Design armreduced, start of the top module:
module armreduced(
	input clk,
	input reset,
	output[31:0] pc,
	input[31:0] inst,
	input nIRQ,
	output[3:0] be,
	output[31:0] memaddr,
	output memwrite,
	output memread,
	output[31:0] writedata,
	input[31:0] readdata
	);
	wire PCSrcD, PCSrcE, PCSrcM, PCSrcW;
	wire RegWriteD, RegWriteE, RegWriteM, RegWriteW;
	wire MemtoRegD, MemtoRegE, MemtoRegM, MemtoRegW;
	wire MemWriteD, MemWriteE, MemWriteM;
	wire [3:0] ALUControlD, ALUControlE;
	wire BranchD, BranchE, BranchTakenE;
	wire ALUSrcD, ALUSrcE;
	wire FlagWriteD, FlagWriteE;
	wire [1:0] ImmSrcD;
	wire [1:0] RegSrcD;
	wire [3:0] condE;
	wire condEx;
	wire [3:0] NZCV, FlagsE;
	wire newPCSrcE, newRegWriteE, newMemWriteE;
	wire [3:0] ALUFlags;
	wire InvalidRegD, InvalidRegE;
	wire StallF, StallD;
	wire FlushD, FlushE;
	wire FlushCtrlD;
	wire [1:0] ForwardAE, ForwardBE;
	wire[31:0] PCPlus4F, PCBranch;
	wire[31:0] NextPC;
	wire [31:0] PCF;
	wire [31:0] ResultW;
	assign be = 4'b1111;
	assign PCBranch = ALUResultE;
	assign NextPC = (BranchTakenE == 1'b1) ? PCBranch : (PCSrcW == 1'b1) ? ResultW : PCPlus4F;
	RegisterWBIF _RegisterWBIF(.clk(clk), .en(~StallF), .PC(NextPC), .PCF(PCF), .reset(reset));
	wire [31:0] instF;
	wire [31:0] instD;
	assign pc = PCF;
	assign PCPlus4F = PCF + 32'd4;
	RegisterIFID _RegisterIFID(.instF(inst), .clk(clk), .clr(FlushD), .en(~StallD), .instD(instD), .reset(reset));
	wire [1:0] OpcodeD;
	wire [3:0] ReadAddr1, ReadAddr2, WriteAddr, WA3D;
	wire [31:0] ReadData1, ReadData2, ReadData3;
	assign OpcodeD = instD[27:26];
	assign ReadAddr1 = instD[19:16];
	assign ReadAddr2 = (RegSrcD[1] == 1'b0) ? instD[3:0] : instD[15:12];
	assign WA3D = instD[15:12];
	ctrlSig _ctrlSig(.op(OpcodeD), .funct(instD[25:20]), .ALUOp(ALUControlD), .ImmSrc(ImmSrcD), .RegSrc(RegSrcD),  
		.PCSrc(PCSrcD), .RegWrite(RegWriteD), .MemWrite(MemWriteD), .MemtoReg(MemtoRegD), 
		.ALUSrc(ALUSrcD), .Svalue(FlagWriteD), .Branch(BranchD), .InvalidReg(InvalidRegD));
	wire newPCSrcD;
	assign newPCSrcD = (instD[15:12] == 4'b1111 && instD[24:21] == 4'b1101) ? 1'b1 : 1'b0;
	wire[31:0] pcoutD, pcoutE, pcoutM, pcoutW;	
  ...
For scale: roughly 5500 cells after synthesis, roughly 1000 flip-flops, ~170 I/O pins, roughly 0.053 sq mm of cells after synthesis.
clock: 14.9 ns
lec_check: 0
cap_margin: 40
cell_pad_in_sites_detail_placement: 2
core_aspect_ratio: 1.86
core_margin: 10
core_utilization: 57
cts_cluster_diameter: 398
gpl_routability_driven: 0
hold_slack_margin: 0.16
max_routing_layer: met5
min_routing_layer: met2
place_density_lb_addon: 0.02
slew_margin: 20
run.sh (not shown) runs the stock make flow with config.mk's settings and CLKGATE_MAP_FILE=.
The first run never finished: it broke off in detailed placement (3_5_place_dp), error DPL-0033.
Edit:
Settings changed: CAP_MARGIN 40 to 20, CELL_PAD_IN_SITES_DETAIL_PLACEMENT 2 to not set, CORE_ASPECT_RATIO 1.86 to not set, CORE_MARGIN 10 to 2, CORE_UTILIZATION 57 to 59, CTS_CLUSTER_DIAMETER 398 to not set, GPL_ROUTABILITY_DRIVEN 0 to not set, HOLD_SLACK_MARGIN 0.16 to not set, MAX_ROUTING_LAYER met5 to not set, MIN_ROUTING_LAYER met2 to not set, PLACE_DENSITY_LB_ADDON 0.02 to not set.
Clock period 14.9 ns to 9.41 ns, I/O delays scaled along.
With this change the flow completed without violations.
Synthesized cell count is unchanged.
Area after synthesis is unchanged.
Die size went down by 13%.
Edit:
Settings changed: CORE_UTILIZATION 59 to 50.
Clock period 9.41 ns to 9.4 ns, I/O delays scaled along.
What happened:
- die size rose by about a fifth
- sequential cell count stays the same
- setup slack improved by 0.025 ns
- total power rose by a few percent
- cell area rose slightly
- via count barely changes
- routed wire length rose by roughly a tenth
- area after synthesis stays the same
- global-route usage fell by 2.5 points
- sequential share of layout area fell by 0.46 points
Edit:
Settings changed: CORE_UTILIZATION 50 to 58, HOLD_SLACK_MARGIN set to -0.1, SETUP_SLACK_MARGIN set to 2.43.
After rerunning:
- This time the run failed in global routing (5_1_grt)
- synthesized area does not change
- synthesized cell count is unchanged
- die area goes down by about 14%
Edit:
Settings changed: CORE_UTILIZATION 58 to 70, CTS_CLUSTER_DIAMETER set to 370, CTS_CLUSTER_SIZE set to 22, HOLD_SLACK_MARGIN -0.1 to 0.29, SETUP_SLACK_MARGIN 2.43 to 1.07.
The new run ended with an error in global routing (5_1_grt) on GRT-0232; die size came out lower by 17%; synthesized cell count is unchanged; synthesized area is unchanged.
Edit:
Settings changed: CORE_UTILIZATION 70 to 45, CTS_CLUSTER_DIAMETER 370 to not set, CTS_CLUSTER_SIZE 22 to not set, HOLD_SLACK_MARGIN 0.29 to not set, SETUP_SLACK_MARGIN 1.07 to not set.
Clock period 9.4 ns to 9.56 ns, I/O delays scaled along.
Result:
- The changed run finished clean
- die size rose by 55%
- area after synthesis stays the same
- synthesized cell count stays the same
Power is estimated from default activity; no workload was simulated.
